Design Mesh, start of the top module:
module Mesh( 
  input         clock, 
  input  [7:0]  io_in_a_0_0, 
  input  [7:0]  io_in_a_1_0, 
  input  [7:0]  io_in_a_2_0, 
  input  [7:0]  io_in_a_3_0, 
  input  [7:0]  io_in_d_0_0, 
  input  [7:0]  io_in_d_1_0, 
  input  [7:0]  io_in_d_2_0, 
  input  [7:0]  io_in_d_3_0, 
  input  [15:0]  io_in_b_0_0, 
  input  [15:0]  io_in_b_1_0, 
  input  [15:0]  io_in_b_2_0, 
  input  [15:0]  io_in_b_3_0, 
  input         io_in_control_0_0_propagate, 
  input         io_in_control_1_0_propagate, 
  input         io_in_control_2_0_propagate, 
  input         io_in_control_3_0_propagate, 
  output reg [15:0] io_out_c_0_0, 
  output reg [15:0] io_out_c_1_0, 
  output reg [15:0] io_out_c_2_0, 
  output reg [15:0] io_out_c_3_0
 );
Size: ~10000 cells after synthesis, about 200 I/O pins.
Settings: LEC_CHECK=0, ABC_AREA=1, CAP_MARGIN=20, CORE_MARGIN=2, CORE_UTILIZATION=71, CTS_CLUSTER_DIAMETER=270, PLACE_DENSITY_LB_ADDON=0.1, SLEW_MARGIN=20, TNS_END_PERCENT=5; clock period 3.44 ns.
run.sh (not shown) runs the stock make flow with config.mk's settings and CLKGATE_MAP_FILE=.
The baseline completed and failed the layout checks on negative setup slack.
Change:
Settings changed: ABC_AREA 1 to default, CORE_UTILIZATION 71 to 40, CTS_CLUSTER_DIAMETER 270 to default, PLACE_DENSITY from default to 0.6, PLACE_DENSITY_LB_ADDON 0.1 to default, TNS_END_PERCENT 5 to default.
Clock period 3.44 ns to 5.2 ns, I/O delays scaled along.
Result: With this change the flow went through all stages and came out clean. Wire length drops by 35%. Worst setup slack improved by 1.7 ns. Global-route usage drops by 23 points. First-iteration DRC count drops by about 80%. Maximum frequency drops by about 2%. Via count drops by 34%. Register-to-register slack improved by 1.7 ns. Clock-buffer cell count climbs by 36. Final area drops by 14%. Utilization drops by 45 points.
Change:
Settings changed: CORE_UTILIZATION 40 to 59, PLACE_DENSITY 0.6 to default, SETUP_SLACK_MARGIN from default to -0.27.
Clock period 5.2 ns to 3.52 ns, I/O delays scaled along.
What happened: This time the run finished but fails on negative setup slack; routed wire length rose by 9.1%; design area rose by 16%; synthesized area stays the same.
Change:
Settings changed: CORE_UTILIZATION 59 to 72, PLACE_DENSITY from default to 0.65, SETUP_SLACK_MARGIN -0.27 to default.
Clock period 3.52 ns to 4.12 ns, I/O delays scaled along.
Result: The new run finished but failed the layout checks on negative setup slack; final area decreases by 1.3%; synthesized cell count does not change; via count increases by 17%; clock skew increases by 0.010 ns; utilization increases by 16 points.
Change:
Settings changed: CTS_CLUSTER_SIZE from default to 79, SETUP_SLACK_MARGIN from default to 0.92.
Clock period 4.12 ns to 3.14 ns, I/O delays scaled along.
Result:
- This time the run failed in global routing with GRT-0232
- die area does not change
- area after synthesis stays the same
- synthesized cell count stays the same

* * *

== north ==
Mesh again, from the RTL that the note above started with.
Settings: LEC_CHECK=0, ABC_AREA=1, CAP_MARGIN=20, CORE_MARGIN=2, CORE_UTILIZATION=71, CTS_CLUSTER_DIAMETER=270, PLACE_DENSITY_LB_ADDON=0.11, SLEW_MARGIN=20, TNS_END_PERCENT=5; clock period 3.42 ns.
From the logs: north reached the end of the flow and failed the layout checks with setup timing.
The following lists how south was set up differently from north:
Settings: a deleted CTS_CLUSTER_DIAMETER that had been 270; an added PLACE_DENSITY of 0.6; a deleted ABC_AREA that had been 1; a deleted TNS_END_PERCENT that had been 5; a deleted PLACE_DENSITY_LB_ADDON that had been 0.11; a change of CORE_UTILIZATION from 71 to 40; a change of the clock period (ns, I/O delays scaled along) from 3.42 to 5.07.
--- outcome ---
south | status: complete | timing, DRC, antenna: pass. Compared with north, south shows a higher maximum frequency. Compared to north, south leaves more free space in the core. Looking only at clock-buffer cell count, and setting everything else aside, the higher value of north and south goes to south. For the cell area after synthesis, south came in 3700 um^2 lower than north did. For global-route wire length before repair, dividing the value from north by the value from south gives 1.4. Measured against each other, north and south differ in count of inverters other than clock inverters in the layout, the higher figure coming from north.

* * *

onyx:
Starting RTL as in the previous note.
make LEC_CHECK=0 ABC_AREA=0 CAP_MARGIN=15 CELL_PAD_IN_SITES_DETAIL_PLACEMENT=0 CORE_MARGIN=2 CORE_UTILIZATION=22 CTS_CLUSTER_DIAMETER=218 PLACE_DENSITY_LB_ADDON=0.14 SETUP_SLACK_MARGIN=1.46 SLEW_MARGIN=20 finish   # period 7.84 ns
onyx | status: complete | timing, DRC, antenna: pass
Relative to onyx, the following input files were edited for zinc:
Settings: SETUP_SLACK_MARGIN removed (was 1.46); PLACE_DENSITY_LB_ADDON removed (was 0.14); CORE_UTILIZATION changed from 22 to 64; CTS_CLUSTER_DIAMETER removed (was 218); CELL_PAD_IN_SITES_DETAIL_PLACEMENT removed (was 0); ABC_AREA removed (was 0); CAP_MARGIN changed from 15 to 20; the clock period (ns, I/O delays scaled along) changed from 7.84 to 4.12.
[summary]
Compared with onyx, the router placed more vias in zinc. When the final numbers for onyx and zinc were put side by side, the post-layout instance count excluding filler cells turned out to be smaller in zinc. Compared with onyx, die area in zinc decreased by more than half. The total of plain and repair buffers excluding clock buffers in zinc sits 540% above the value recorded for onyx. Between zinc and onyx, it is zinc whose maximum level of the CTS H-tree is lower, by 1. Measured against zinc, the first-pass GRT wire length of onyx comes out at 1.07 times the reference value. Complete run, failing final checks: zinc, reason negative setup slack. Higher final core area utilization was reported by zinc, not onyx. met3 wirelength from detailed routing ended up 72% higher on zinc than on onyx.
Input changes introduced in harbor (baseline for comparison: zinc):
Settings: PLACE_DENSITY newly set to 0.6; CORE_UTILIZATION changed from 64 to 40; the clock period (ns, I/O delays scaled along) changed from 4.12 to 5.79.
Every stage of the flow completed for harbor, and the final layout passed the timing, DRC and antenna checks. harbor ends up with a sequential share of layout area that is 3.1 points higher than in zinc. Data required time at the worst endpoint: harbor > zinc. Against zinc as the reference, harbor delivers a lower transition time of the tightest slew-check pin. Between harbor and zinc, it is harbor whose filler cell count in the final layout is higher, by 11800. Compared with zinc, in harbor maximum level of the CTS H-tree rose 1; portion of netlist area occupied by mux cells about even.

* * *

## run A
Starting RTL as in the previous note.
clock: 4.45 ns
lec_check: 0
abc_area: 0
cap_margin: 20
cell_pad_in_sites_global_placement: 0
core_margin: 3
core_utilization: 70
cts_cluster_size: 24
gpl_timing_driven: 1
slew_margin: 20
Although it ran to completion, run A produced a layout that fails the final checks because of negative setup slack.
Relative to run A, the following input files were edited for run B:
Settings: PLACE_DENSITY now 0.65, previously not set; CTS_CLUSTER_SIZE now 55, was 24; GPL_TIMING_DRIVEN no longer set, was 1; CELL_PAD_IN_SITES_GLOBAL_PLACEMENT no longer set, was 0; CORE_UTILIZATION now 72, was 70; ABC_AREA no longer set, was 0; CORE_MARGIN now 2, was 3; the clock period (ns, I/O delays scaled along) now 2.82, was 4.45.
[summary]
Cmp run B vs run A: half-perimeter wire length after detailed placement higher in run B. | final wirelength | higher: run B |. Cmp run B vs run A: critical path depth higher in run B. Tap cell count in run B is 12 below run A. Complete run, failing final checks: run B, reason negative setup slack. Run B — global-route usage 8.0 points higher, run A as reference. The lower sequential share of layout area of run A and run B is in run B. From run A to run B the numbers moved as follows: critical path data required time -1630 ps. NOTE total number of nets in the final design run A->run B increased slightly.
Inputs modified between run B and run C:
Settings: a change of CTS_CLUSTER_SIZE from 55 to 75; an added SETUP_SLACK_MARGIN of 1.04; an added CTS_CLUSTER_DIAMETER of 30; a change of the clock period (ns, I/O delays scaled along) from 2.82 to 4.5.
Findings:
Re number of cell instances after yosys synthesis: no difference whatsoever between run C and run B.
Run C vs run B — count of instances resized after the clock tree is built dropped by more than 10%
From run C to run B, width of the chip did not move at all.
Between run C and run B, the difference in synthesized area is negligible.
Area figure in the yosys stat output: run B vs run C identical
Run C is listed as incomplete: the tool reported an error in global routing (5_1_grt) and the run ended there.
Run B → run C: share of synthesized area occupied by flip-flops and latches held; global placement routability congestion rose by 0.0028; H-tree depth reported by CTS rose 1.
For run D, these inputs were changed with respect to run C:
Settings: clearing CTS_CLUSTER_SIZE, which used to be 75; swapping 72 for 58 in CORE_UTILIZATION; clearing CTS_CLUSTER_DIAMETER, which used to be 30; swapping 0.65 for 0.6 in PLACE_DENSITY; clearing SETUP_SLACK_MARGIN, which used to be 1.04; swapping 4.5 for 2.27 in the clock period (ns, I/O delays scaled along).
[summary]
To summarise run D: no stage aborted, but the layout did not pass its checks, failing on negative setup slack.
Run D: count of standard-cell rows higher than run C
NOTE: total instance count after detailed placement in run D exceeds that of run C
Die span in x, run D vs run C: up by more than 10%
On initial standard-cell utilization of the core, the lower figure sits with run D, not run C.
Diff run C -> run D | vertical die dimension | up by more than 10%
The number of levels the H-tree was split into reported for run D is smaller than that of run C by 1.
Re synthesized cell count: no difference whatsoever between run D and run C.
On die size, run D does worse than run C.
In the flow results for run D and run C, the post-place setup slack is larger on run C.

* * *

## run 1
Mesh again, from the RTL that the note above started with.
==> flow/config.mk <==
export PLATFORM = sky130hd
export DESIGN_NAME = Mesh
export DESIGN_NICKNAME = Mesh
export VERILOG_FILES = /design/flow/design.v
export SDC_FILE = /design/flow/constraint.sdc
export NUM_CORES = 4
export LEC_CHECK = 0
export CAP_MARGIN = 20
export CELL_PAD_IN_SITES_DETAIL_PLACEMENT = 1
export CELL_PAD_IN_SITES_GLOBAL_PLACEMENT = 1
export CORE_ASPECT_RATIO = 0.99
export CORE_MARGIN = 5
export CORE_UTILIZATION = 57
export CTS_CLUSTER_DIAMETER = 254
export GPL_ROUTABILITY_DRIVEN = 1
export PLACE_DENSITY = 0.75
export SETUP_SLACK_MARGIN = 2.02
export SLEW_MARGIN = 20
==> flow/constraint.sdc <==
create_clock -name core_clock -period 8.56 [get_ports {clock}]
set_input_delay 1.7120 -clock core_clock [delete_from_list [all_inputs] [get_ports {clock}]]
set_output_delay 1.7120 -clock core_clock [all_outputs]
set_load 0.01 [all_outputs]
Modified inputs, run 2 compared to run 1
# run 1
export LEC_CHECK = 0
export CAP_MARGIN = 20
export CELL_PAD_IN_SITES_DETAIL_PLACEMENT = 1
export CELL_PAD_IN_SITES_GLOBAL_PLACEMENT = 1
export CORE_ASPECT_RATIO = 0.99
export CORE_MARGIN = 5
export CORE_UTILIZATION = 57
export CTS_CLUSTER_DIAMETER = 254
export GPL_ROUTABILITY_DRIVEN = 1
export PLACE_DENSITY = 0.75
export SETUP_SLACK_MARGIN = 2.02
export SLEW_MARGIN = 20
create_clock -name core_clock -period 8.56 [get_ports {clock}]
# run 2
export LEC_CHECK = 0
export CAP_MARGIN = 20
export CORE_MARGIN = 2
export CORE_UTILIZATION = 72
export CTS_CLUSTER_SIZE = 75
export PLACE_DENSITY = 0.65
export SETUP_SLACK_MARGIN = 0.34
export SLEW_MARGIN = 20
create_clock -name core_clock -period 4.5 [get_ports {clock}]
Across both runs, worst-case setup margin in the final layout was lower for run 2 than for run 1.
The layout from run 2, despite a flow that completed every stage, fails the layout checks, with the failing checks listed as setup timing.
Vias: run 2 more than run 1
Against run 1, run 2 reports a number of clock buffers in the layout that is lower.
Run 1 -> run 2: number of logic gates delta 0, exact match
Run 2 vs. run 1: normalized max-slew margin went up by 12 points.
#### Input delta (run 3 over run 2)
# run 2
export LEC_CHECK = 0
export CAP_MARGIN = 20
export CORE_MARGIN = 2
export CORE_UTILIZATION = 72
export CTS_CLUSTER_SIZE = 75
export PLACE_DENSITY = 0.65
export SETUP_SLACK_MARGIN = 0.34
export SLEW_MARGIN = 20
create_clock -name core_clock -period 4.5 [get_ports {clock}]
# run 3
export LEC_CHECK = 0
export CAP_MARGIN = 20
export CORE_MARGIN = 2
export CORE_UTILIZATION = 72
export PLACE_DENSITY = 0.65
export SLEW_MARGIN = 20
create_clock -name core_clock -period 4.04 [get_ports {clock}]
Results
Run 3 ran in full, but the layout does not pass; the checks complain about setup timing. Data required time at the worst endpoint on run 3 is down relative to run 2. Run 3 against run 2; fmax is down by a few percent. Area growth from synthesis to layout for run 3: 5.3 points up relative to run 2. Sort run 3 and run 2 by headroom to the max-slew limit desc -> top: run 2.
Setup changes, run 3 to run 4
# run 3
export LEC_CHECK = 0
export CAP_MARGIN = 20
export CORE_MARGIN = 2
export CORE_UTILIZATION = 72
export PLACE_DENSITY = 0.65
export SLEW_MARGIN = 20
create_clock -name core_clock -period 4.04 [get_ports {clock}]
# run 4
export LEC_CHECK = 0
export ABC_AREA = 1
export CAP_MARGIN = 20
export CORE_MARGIN = 2
export CORE_UTILIZATION = 72
export PLACE_DENSITY = 0.6
export SLEW_MARGIN = 20
create_clock -name core_clock -period 2.05 [get_ports {clock}]
## What came out
Run 4 did not run to completion, as it errored out during 5_1_grt.
Area fraction in full adders, half adders and majority gates came out lower on run 4 than on run 3.
Going from run 3 to run 4, number of rows created at floorplan grew slightly.
Summary: with run 3 as the reference, weighted congestion reported at the end of routability-driven placement in run 4 moved up by a few percent.
The run showing the greater height of the chip is run 4.
Number of flops mapped to enable cells by yosys: run 3 vs run 4 identical
[compare] base=run 3 new=run 4: cell count after placement went up 29%, xor and xnor area share after synthesis went down.
Total die size (run 4 over run 3): increase, about 4.6%
Going from run 3 to run 4, netlist area before placement rose by 3700 um2, and-or/or-and share of the synthesized area saw an increase.
